==> zinc <==
==> flow/design.v (excerpt) <==
module system
  #(parameter WIDTH = 24)
   (input aclk,
    input aresetn,
    input [WIDTH-1:0] s_axis_tdata,
    input s_axis_tvalid,
    output s_axis_tready,
    input s_axis_tlast,
    input [3:0] s_axis_tuser,
    output [2*WIDTH-1:0] m_axis_tdata,
    output m_axis_tvalid,
    input m_axis_tready,
    output m_axis_tlast,
    output [3:0] m_axis_tuser);
clock: 1.7 ns
lec_check: 0
abc_area: 0
cap_margin: 20
core_margin: 2
core_utilization: 66
hold_slack_margin: 0.29
slew_margin: 20
tns_end_percent: 5
run.sh (not shown) runs the stock make flow with config.mk's settings and CLKGATE_MAP_FILE=.
==> inputs of fjord, as changes to zinc <==
Settings changed: ABC_AREA 0 to 1, CAP_MARGIN 20 to 40, CORE_UTILIZATION 66 to 70, HOLD_SLACK_MARGIN 0.29 to unset, TNS_END_PERCENT 5 to unset.
==> flow/constraint.sdc (replaced) <==
create_clock -name core_clock -period 2.06 [get_ports {aclk}]
set_input_delay 0.4120 -clock core_clock [delete_from_list [all_inputs] [get_ports {aclk}]]
set_output_delay 0.4120 -clock core_clock [all_outputs]
set_load 0.01 [all_outputs]
==> summary of the runs <==
- zinc completed and failed the layout checks on setup timing. fjord produced a clean layout.
- Against zinc, the total power of fjord is lower by 30%.
- In zinc the critical path depth is lower than in fjord, by 4.
- Against fjord, the sequential power of zinc is higher by about 22%.
- Against zinc, the fmax of fjord is larger by about 8%.
- In fjord the cell count is higher than in zinc, by about 23%.
- In zinc the non-clock buffer count is higher than in fjord, by 90.
- In fjord the die area is smaller than in zinc, by about 4%.
- Clock-buffer cell count: fjord is lower than zinc (1).
- Of fjord and zinc, fjord has the higher sequential share of layout area (gap 2.4 points).
- In fjord the synthesized area is higher than in zinc, by about 1.5%.

* * *

==> build 31 <==
==> flow/design.v <==
`timescale 1ns / 1ps
module scrambler
 #(parameter WIDTH = 32,
   parameter SEED = 7'b1111111)
  (input aclk,
   input aresetn,
   input [WIDTH-1:0] s_axis_tdata,
   input [3:0] s_axis_tuser,
   input s_axis_tvalid,
   output s_axis_tready,
   input s_axis_tlast,
   output reg [WIDTH-1:0] m_axis_tdata,
   output reg [3:0] m_axis_tuser,
   output reg m_axis_tvalid,
   input m_axis_tready,
   output reg m_axis_tlast);
  localparam TAIL_MASK = {{7{1'b0}}, {(WIDTH-7){1'b1}}};
  wire axis_tready_int = m_axis_tready;
  assign s_axis_tready = axis_tready_int;
  wire m_handshake = m_axis_tvalid && axis_tready_int;
  wire s_handshake = s_axis_tvalid && axis_tready_int;
  reg [6:0] lfsr;
  wire [WIDTH-1:0] fb;
  genvar i;
  generate
    for (i = 0; i < WIDTH; i = i + 1) begin : gen_feedback
      if (i < 4)
        assign fb[i] = lfsr[i+3] ^ lfsr[i];
      else if (i < 7)
        assign fb[i] = lfsr[i] ^ fb[i-4];
      else
        assign fb[i] = fb[i-7] ^ fb[i-4];
    end
  endgenerate
  always @(posedge aclk)
    if (~aresetn) begin
      m_axis_tdata <= {WIDTH{1'b0}};
      m_axis_tuser <= 4'h0;
      m_axis_tlast <= 1'b0;
      m_axis_tvalid <= 1'b0;
    end
    else if (s_handshake) begin
      if (s_axis_tlast)
        m_axis_tdata <= (s_axis_tdata ^ fb) & TAIL_MASK;
      else
        m_axis_tdata <= s_axis_tdata ^ fb;
      m_axis_tuser <= s_axis_tuser;
      m_axis_tlast <= s_axis_tlast;
      m_axis_tvalid <= 1'b1;
    end
    else if (m_handshake)
      m_axis_tvalid <= 1'b0;
  always @(posedge aclk)
    if (~aresetn)
      lfsr <= SEED;
    else if (s_handshake)
      lfsr <= fb[WIDTH-1:WIDTH-7];
endmodule
`timescale 1ns / 1ps
module encoder
 #(parameter WIDTH = 24)
  (input aclk,
   input aresetn,
   input [WIDTH-1:0] s_axis_tdata,
   input [3:0] s_axis_tuser,
   input s_axis_tvalid,
   output s_axis_tready,
   input s_axis_tlast,
   output reg [2*WIDTH-1:0] m_axis_tdata,
   output reg [3:0] m_axis_tuser,
   output reg m_axis_tvalid,
   input m_axis_tready,
   output reg m_axis_tlast);
  localparam HISTSIZE = 6;
  wire axis_tready_int = m_axis_tready;
  assign s_axis_tready = axis_tready_int;
  wire m_handshake = m_axis_tvalid && axis_tready_int;
  wire s_handshake = s_axis_tvalid && axis_tready_int;
  reg [2*WIDTH-1:0] m_axis_tdata_int;
  wire [WIDTH-1:0] g0;
  wire [WIDTH-1:0] g1;
  wire [2*WIDTH-1:0] hr;
  wire [2*WIDTH-1:0] tfr;
  wire [2*WIDTH-1:0] ttr;
  reg [HISTSIZE-1:0] history;
  wire [WIDTH+HISTSIZE-1:0] operand = {s_axis_tdata, history};
  genvar i;
  generate
    for (i = 0; i < WIDTH; i = i + 1) begin : gen_poly
      assign g0[i] = operand[i+6] ^ operand[i+4] ^ operand[i+3] ^ operand[i+1] ^ operand[i];
      assign g1[i] = g0[i] ^ operand[i+5] ^ operand[i+1];
    end
    for (i = 0; i < 2*WIDTH-1; i = i + 2) begin : gen_half_rate
      assign hr[i]   = g0[i/2];
      assign hr[i+1] = g1[i/2];
    end
    for (i = 0; i < 3*WIDTH/2-2; i = i + 3) begin : gen_two_thirds
      assign ttr[i]   = g0[2*(i/3)];
      assign ttr[i+1] = g1[2*(i/3)];
      assign ttr[i+2] = g0[2*(i/3)+1];
    end
    for (i = 0; i < 4*WIDTH/3-3; i = i + 4) begin : gen_three_fourths
      assign tfr[i]   = g0[i-i/4];
      assign tfr[i+1] = g1[i-i/4];
      assign tfr[i+2] = g0[i-i/4+1];
      assign tfr[i+3] = g1[i-i/4+2];
    end
  endgenerate
  assign ttr[2*WIDTH-1:3*WIDTH/2] = 0;
  assign tfr[2*WIDTH-1:4*WIDTH/3] = 0;
  always @*
    case (s_axis_tuser)
      4'b1111, 4'b0111, 4'b1011, 4'b0011:
        m_axis_tdata_int = tfr;
      4'b0001:
        m_axis_tdata_int = ttr;
      default:
        m_axis_tdata_int = hr;
    endcase
  always @(posedge aclk)
    if (~aresetn) begin
      m_axis_tdata <= {2*WIDTH{1'b0}};
      m_axis_tuser <= 4'h0;
      m_axis_tlast <= 1'b0;
      m_axis_tvalid <= 1'b0;
    end
    else if (s_handshake) begin
      m_axis_tdata <= m_axis_tdata_int;
      m_axis_tuser <= s_axis_tuser;
      m_axis_tlast <= s_axis_tlast;
      m_axis_tvalid <= 1'b1;
    end
    else if (m_handshake)
      m_axis_tvalid <= 1'b0;
  always @(posedge aclk)
    if (~aresetn)
      history <= {HISTSIZE{1'b0}};
    else if (s_handshake)
      history <= s_axis_tdata[WIDTH-1:WIDTH-HISTSIZE];
endmodule
`timescale 1ns / 1ps
module system
  #(parameter WIDTH = 24)
   (input aclk,
    input aresetn,
    input [WIDTH-1:0] s_axis_tdata,
    input s_axis_tvalid,
    output s_axis_tready,
    input s_axis_tlast,
    input [3:0] s_axis_tuser,
    output [2*WIDTH-1:0] m_axis_tdata,
    output m_axis_tvalid,
    input m_axis_tready,
    output m_axis_tlast,
    output [3:0] m_axis_tuser);
    localparam SEED = 7'b1011101;
    wire [WIDTH-1:0] s2e_tdata;
    wire s2e_tvalid;
    wire s2e_tready;
    wire s2e_tlast;
    wire [3:0] s2e_tuser;
    scrambler #(.WIDTH(WIDTH), .SEED(SEED)) scrambler_i(
        .aclk(aclk),
        .aresetn(aresetn),
        .s_axis_tdata(s_axis_tdata),
        .s_axis_tvalid(s_axis_tvalid),
        .s_axis_tready(s_axis_tready),
        .s_axis_tuser(s_axis_tuser),
        .s_axis_tlast(s_axis_tlast),
        .m_axis_tdata(s2e_tdata),
        .m_axis_tvalid(s2e_tvalid),
        .m_axis_tready(s2e_tready),
        .m_axis_tuser(s2e_tuser),
        .m_axis_tlast(s2e_tlast)
    );
    encoder #(.WIDTH(WIDTH)) encoder_i(
        .aclk(aclk),
        .aresetn(aresetn),
        .s_axis_tdata(s2e_tdata),
        .s_axis_tvalid(s2e_tvalid),
        .s_axis_tready(s2e_tready),
        .s_axis_tuser(s2e_tuser),
        .s_axis_tlast(s2e_tlast),
        .m_axis_tdata(m_axis_tdata),
        .m_axis_tvalid(m_axis_tvalid),
        .m_axis_tready(m_axis_tready),
        .m_axis_tuser(m_axis_tuser),
        .m_axis_tlast(m_axis_tlast)
    );
endmodule
==> flow/run.sh <==
#!/bin/bash
# the make line also repeats each setting of config.mk as NAME=value (left out here)
make -C /OpenROAD-flow-scripts/flow DESIGN_CONFIG=/design/flow/config.mk WORK_HOME=/design/flow/orfs CLKGATE_MAP_FILE= finish
==> flow/config.mk <==
export PLATFORM = sky130hd
export DESIGN_NAME = system
export DESIGN_NICKNAME = system
export VERILOG_FILES = /design/flow/design.v
export SDC_FILE = /design/flow/constraint.sdc
export NUM_CORES = 4
export LEC_CHECK = 0
export CAP_MARGIN = 0
export CORE_ASPECT_RATIO = 0.5
export CORE_MARGIN = 2
export CORE_UTILIZATION = 48
export CTS_CLUSTER_DIAMETER = 209
export CTS_CLUSTER_SIZE = 98
export GPL_TIMING_DRIVEN = 1
export MAX_ROUTING_LAYER = met4
export PLACE_DENSITY = 0.35
export SLEW_MARGIN = 20
export TNS_END_PERCENT = 100
==> flow/constraint.sdc <==
create_clock -name core_clock -period 3.34 [get_ports {aclk}]
set_input_delay 0.6680 -clock core_clock [delete_from_list [all_inputs] [get_ports {aclk}]]
set_output_delay 0.6680 -clock core_clock [all_outputs]
set_load 0.01 [all_outputs]
==> inputs of build 96, as changes to build 31 <==
CORE_ASPECT_RATIO = default   (was 0.5)
CORE_UTILIZATION = 72   (was 48)
CTS_CLUSTER_DIAMETER = default   (was 209)
CTS_CLUSTER_SIZE = default   (was 98)
GPL_TIMING_DRIVEN = default   (was 1)
MAX_ROUTING_LAYER = default   (was met4)
PLACE_DENSITY = default   (was 0.35)
TNS_END_PERCENT = default   (was 100)
==> flow/constraint.sdc (replaced) <==
create_clock -name core_clock -period 1.67 [get_ports {aclk}]
set_input_delay 0.3340 -clock core_clock [delete_from_list [all_inputs] [get_ports {aclk}]]
set_output_delay 0.3340 -clock core_clock [all_outputs]
set_load 0.01 [all_outputs]
==> inputs of build 52, as changes to build 31 <==
ABC_AREA = 1   (was default)
CORE_ASPECT_RATIO = default   (was 0.5)
CORE_UTILIZATION = 72   (was 48)
CTS_CLUSTER_DIAMETER = default   (was 209)
CTS_CLUSTER_SIZE = 16   (was 98)
GPL_TIMING_DRIVEN = default   (was 1)
MAX_ROUTING_LAYER = default   (was met4)
PLACE_DENSITY = 0.68   (was 0.35)
TNS_END_PERCENT = default   (was 100)
==> flow/constraint.sdc (replaced) <==
create_clock -name core_clock -period 2.13 [get_ports {aclk}]
set_input_delay 0.4260 -clock core_clock [delete_from_list [all_inputs] [get_ports {aclk}]]
set_output_delay 0.4260 -clock core_clock [all_outputs]
set_load 0.01 [all_outputs]
==> inputs of trial 10, as changes to build 31 <==
ABC_AREA = 1   (was default)
CAP_MARGIN = 35   (was 0)
CELL_PAD_IN_SITES_GLOBAL_PLACEMENT = 3   (was default)
CORE_ASPECT_RATIO = default   (was 0.5)
CTS_CLUSTER_DIAMETER = default   (was 209)
CTS_CLUSTER_SIZE = default   (was 98)
GPL_ROUTABILITY_DRIVEN = 0   (was default)
MIN_ROUTING_LAYER = met2   (was default)
PLACE_DENSITY = default   (was 0.35)
PLACE_DENSITY_LB_ADDON = 0.02   (was default)
SETUP_SLACK_MARGIN = 0.89   (was default)
SLEW_MARGIN = 30   (was 20)
TNS_END_PERCENT = 75   (was 100)
==> results <==
metric	build 31	build 52	build 96	trial 10
Number of OpenROAD warnings	28	28	-	-
Crit-path max FO	8	4	-	-
Clk tree area frac	0.0411	0.0249	-	-
Top-area cell type share of the netlist area	0.320	0.316	0.320	0.316
Post-synthesis instance total	613	888	613	888
GR Util All Layers	0.267	0.400	-	-
XOR-XNOR Cells, Area Fraction	0.343	0.182	0.343	0.182
Layout overhead on the synthesized area	19.5%	17.5%	-	-
Grt met2 use	0.334	0.678	-	-
Critical path destination	s_axis_tready	s_axis_tready	-	-
Final std cells w/o fill	827	1064	-	-
Worst hold path endpoint	encoder_i.m_axis_tdata[0]	scrambler_i.m_axis_tvalid	-	-
# Cells Yosys	613	888	613	888
Areal power density over the cells	501 mW/mm^2	721 mW/mm^2	-	-
Hold-fix buffers at CTS	0	0	-	-
Area of the mapped netlist	0.00606 mm^2	0.00615 mm^2	0.00606 mm^2	0.00615 mm^2
H-Tree Level Count	3	3	-	-
Run status	complete, no violations	complete, no violations	aborted with a tool error	aborted with a tool error
Failing step	-	-	clock tree synthesis	global placement without I/O
Final ANT Viol Nets	0	0	-	-
Post-placement worst setup slack	0.795 ns	0.0807 ns	-0.300 ns	-
WP depth	2	2	-	-
Clock network power	1.05 mW	1.15 mW	-	-
Max stage delay on crit path	0.61 ns	0.57 ns	-	-
DR WL/cell	20.6 um	17.0 um	-	-
Critical path endpoint category	output port	output port	-	-
Global-route wire length before repair	27000 um	28400 um	-	-
No activity file was given, so power comes from the tool's default toggle rates.
